job 102:
==> flow/design.v (excerpt) <==
module comp_mult_top #(
parameter NO_MULT   = 4     ,  
parameter APB_BADDR = 0     ,  
parameter SYS_AW    = 16    ,  
parameter REG_DW    = 16       
)(
input                    clk         ,  
input                    rst_n       ,  
input      [ SYS_AW-1:0] apb_paddr   ,  
input                    apb_psel    ,  
input                    apb_penable ,  
input                    apb_pwrite  ,  
input      [REG_DW -1:0] apb_pwdata  ,  
output                   apb_pready  ,  
output reg [REG_DW -1:0] apb_prdata  ,  
output reg               apb_pslverr ,  
output reg               mem_ce      ,  
output reg               mem_we      ,  
output reg [SYS_AW -1:0] mem_addr    ,  
output reg [     8 -1:0] mem_wr_data ,  
input      [     8 -1:0] mem_rd_data    
);
Size in the first run: roughly 3400 cells after synthesis, about 180 flip-flops, ~89 I/O pins, ~0.023 mm^2 of cells after synthesis.
make LEC_CHECK=0 ABC_AREA=1 CAP_MARGIN=25 CORE_MARGIN=8 CORE_UTILIZATION=72 CTS_CLUSTER_DIAMETER=227 CTS_CLUSTER_SIZE=98 GPL_ROUTABILITY_DRIVEN=0 GPL_TIMING_DRIVEN=1 HOLD_SLACK_MARGIN=0.19 PLACE_DENSITY_LB_ADDON=0.3 SLEW_MARGIN=5 TNS_END_PERCENT=20 finish   # period 9.98 ns
run.sh (not shown) runs the stock make flow with config.mk's settings and CLKGATE_MAP_FILE=.
For job 105, these inputs were changed with respect to job 102:
diff --git a/flow/config.mk b/flow/config.mk
--- a/flow/config.mk
+++ b/flow/config.mk
@@ -8 +8 @@
-export ABC_AREA = 1
+export ABC_AREA = 0
@@ -11,3 +11,2 @@
-export CORE_UTILIZATION = 72
-export CTS_CLUSTER_DIAMETER = 227
-export CTS_CLUSTER_SIZE = 98
+export CORE_UTILIZATION = 41
+export CTS_CLUSTER_SIZE = 40
@@ -17,3 +16,3 @@
-export PLACE_DENSITY_LB_ADDON = 0.3
-export SLEW_MARGIN = 5
-export TNS_END_PERCENT = 20
+export PLACE_DENSITY = 0.59
+export SETUP_SLACK_MARGIN = 0.67
+export SLEW_MARGIN = 20
### Flow results
Changes observed in job 105 relative to job 102: count of clock-buffer cells in the layout fell by 4, clock network fraction of design power went down by 14 points, arrival time at the worst endpoint lost 0.14 ns. Per the comparison of job 105 with job 102, total non-filler cell area in the finished layout down 4.9%; via count down 5336; internal cell power up 33%; share of total power consumed by net switching up 13 points; cell count in the Yosys report down about 26%. Die: job 105 bigger than job 102. Of job 102 and job 105, job 102 shows the lower least setup slack across all paths after layout, with job 105 above it. Job 102 ended up with fa_1 as its slowest cell on the critical path; job 105 ended up with or4b_2.

* * *

## v4
comp_mult_top again, from the RTL that the note above started with.
clock: 10.0 ns
lec_check: 0
cap_margin: 10
core_aspect_ratio: 0.61
core_margin: 2
core_utilization: 61
cts_cluster_size: 98
gpl_timing_driven: 0
hold_slack_margin: 0.2
max_routing_layer: met5
min_routing_layer: met2
place_density_lb_addon: 0.29
slew_margin: 15
tns_end_percent: 35
v4 did not finish; a tool error ended it in 5_1_grt.
Modified inputs, v48 compared to v4
Settings: clearing CTS_CLUSTER_SIZE, which used to be 98; swapping 35 for 45 in TNS_END_PERCENT; swapping 10 for 20 in CAP_MARGIN; swapping 61 for 16 in CORE_UTILIZATION; clearing GPL_TIMING_DRIVEN, which used to be 0; swapping 0.29 for 0.21 in PLACE_DENSITY_LB_ADDON; swapping 0.61 for 1.76 in CORE_ASPECT_RATIO; swapping 0.2 for 0.25 in HOLD_SLACK_MARGIN.
### Flow results
v48: PASS, flow complete, no timing, DRC or antenna violations
Of v4 and v48, v48 shows the lower core utilization before placement, with v4 above it.
v4 -> v48: synthesized instance count flat
As far as flip-flop and latch count after synthesis goes, v48 and v4 are indistinguishable; the numbers are identical.
Worst slack at placement | v48 above v4
In the metrics for v4 and v48, the one carrying the lower floorplan die area is v4.
For v57, these inputs were changed with respect to v48:
Settings: MAX_ROUTING_LAYER removed (was met5); CORE_ASPECT_RATIO changed from 1.76 to 0.65; CELL_PAD_IN_SITES_DETAIL_PLACEMENT newly set to 1; PLACE_DENSITY_LB_ADDON removed (was 0.21); TNS_END_PERCENT removed (was 45); SLEW_MARGIN changed from 15 to 20; HOLD_SLACK_MARGIN removed (was 0.25); CORE_UTILIZATION changed from 16 to 40.
==> results <==
- Diff v48 -> v57: overall power after layout now larger; die area now smaller; worst max-slew margin expressed relative to the limit now smaller.
- v57 -> v48: flip-flop count delta 0, exact match
- NOTE: global-route wire length before repair in v57 exceeds that of v48
- The final reports for v57 and v48 show logic area higher in the former.
- v57 and v48 ended up with nearly the same clock network area share.
- Cmp v57 and v48 / worst endpoint required time / higher: v48
- Where sum of net half-perimeters after detailed placement is concerned, v48 is outperformed by v57.
diff inputs: v57 => v38
Settings: CORE_MARGIN: 2 -> 9; CELL_PAD_IN_SITES_DETAIL_PLACEMENT: 1 -> 2; MAX_ROUTING_LAYER: unset -> met5; ABC_AREA: unset -> 1; MIN_ROUTING_LAYER: met2 -> met1; CTS_CLUSTER_SIZE: unset -> 88; CELL_PAD_IN_SITES_GLOBAL_PLACEMENT: unset -> 2.
Findings:
Final critical path time including I/O delays and setup, v57 and v38, lower one = v38.
Compared with v57, v38 is the less power-hungry design.
Top routing layer in use: met5 -> v57, met4 -> v38
Lower met3 usage in global routing goes to v38 over v57.

* * *

## lane 1
comp_mult_top again, from the RTL that the note above started with.
clock: 9.98 ns
lec_check: 0
abc_area: 1
cap_margin: 25
core_aspect_ratio: 1.43
core_margin: 8
core_utilization: 72
cts_cluster_diameter: 227
cts_cluster_size: 98
gpl_routability_driven: 0
gpl_timing_driven: 1
hold_slack_margin: 0.19
place_density_lb_addon: 0.3
slew_margin: 5
tns_end_percent: 20
Lane 1: flow completed, timing, DRC and antenna clean
## Diff of input files: lane 2 against lane 1
Settings: clearing CTS_CLUSTER_DIAMETER, which used to be 227; clearing TNS_END_PERCENT, which used to be 20; swapping 98 for 40 in CTS_CLUSTER_SIZE; putting PLACE_DENSITY at 0.61 where nothing was set; putting SETUP_SLACK_MARGIN at 0.67 where nothing was set; swapping 72 for 70 in CORE_UTILIZATION; clearing CORE_ASPECT_RATIO, which used to be 1.43; swapping 8 for 2 in CORE_MARGIN; clearing PLACE_DENSITY_LB_ADDON, which used to be 0.3; swapping 5 for 20 in SLEW_MARGIN; swapping 9.98 for 8.12 in the clock period (ns, I/O delays scaled along).
==> comparison <==
Lane 2 ended up with more standard cells than lane 1. The critical path's slowest cell comes out clkdlybuf4s50_1 in one run and fa_1 in the other, namely in lane 1 and lane 2 respectively. When lane 2 is measured against lane 1, its mean number of vias per cell turns out about 3.8% lower. Lane 1 and lane 2 ended up with roughly the same clock latency on the worst-skew pair. Both conditions hold for lane 2: the flow ran to the end and the final layout passed the timing, design-rule and antenna checks. Between lane 2 and lane 1, the die area is lower for lane 2. Combinational share of power: lower on lane 1. Delta(worst-case hold slack, lane 2 - lane 1) > 0. Non-clock buffer share of cell area: lane 2 vs lane 1 up 1.8 points. Against lane 1, final standard cell area without fillers in lane 2 rose by a few percent. Worst setup slack ends up lower on lane 2.
Modified inputs, lane 3 compared to lane 2
Settings: swapping 25 for 20 in CAP_MARGIN; clearing HOLD_SLACK_MARGIN, which used to be 0.19; clearing GPL_TIMING_DRIVEN, which used to be 1; clearing PLACE_DENSITY, which used to be 0.61; swapping 70 for 52 in CORE_UTILIZATION; clearing CTS_CLUSTER_SIZE, which used to be 40; clearing SETUP_SLACK_MARGIN, which used to be 0.67; clearing GPL_ROUTABILITY_DRIVEN, which used to be 0; clearing ABC_AREA, which used to be 1; swapping 8.12 for 5.52 in the clock period (ns, I/O delays scaled along).
## What came out
- Every stage of lane 3 finished as expected; the final checks, on the other hand, flagged setup timing, which means the layout fails.
- Sequential share of layout area: lane 3 vs lane 2 down 0.89 points
- Re critical path depth: lane 3 is 26% down on lane 2.
- Comparing lane 2 and lane 3, first-pass detailed-route iteration total is higher on lane 2.
- The area after detailed placement in lane 3 sits about 3.7% above the value recorded for lane 2.
- [lane 3] worst path arrival time fell 350 ps relative to lane 2
- When lane 3 is measured against lane 2, its total vias in the final route turns out 18% lower.
- Delta(floorplan-stage core utilization, lane 3 - lane 2) < 0
- Lower worst hold slack across all endpoints goes to lane 3 over lane 2.
- The run showing the greater post-synthesis to final-layout area growth is lane 3.
- Count of filler cells inserted in the layout, lane 3 vs lane 2: up by more than a quarter
Power is estimated from default activity; no workload was simulated.
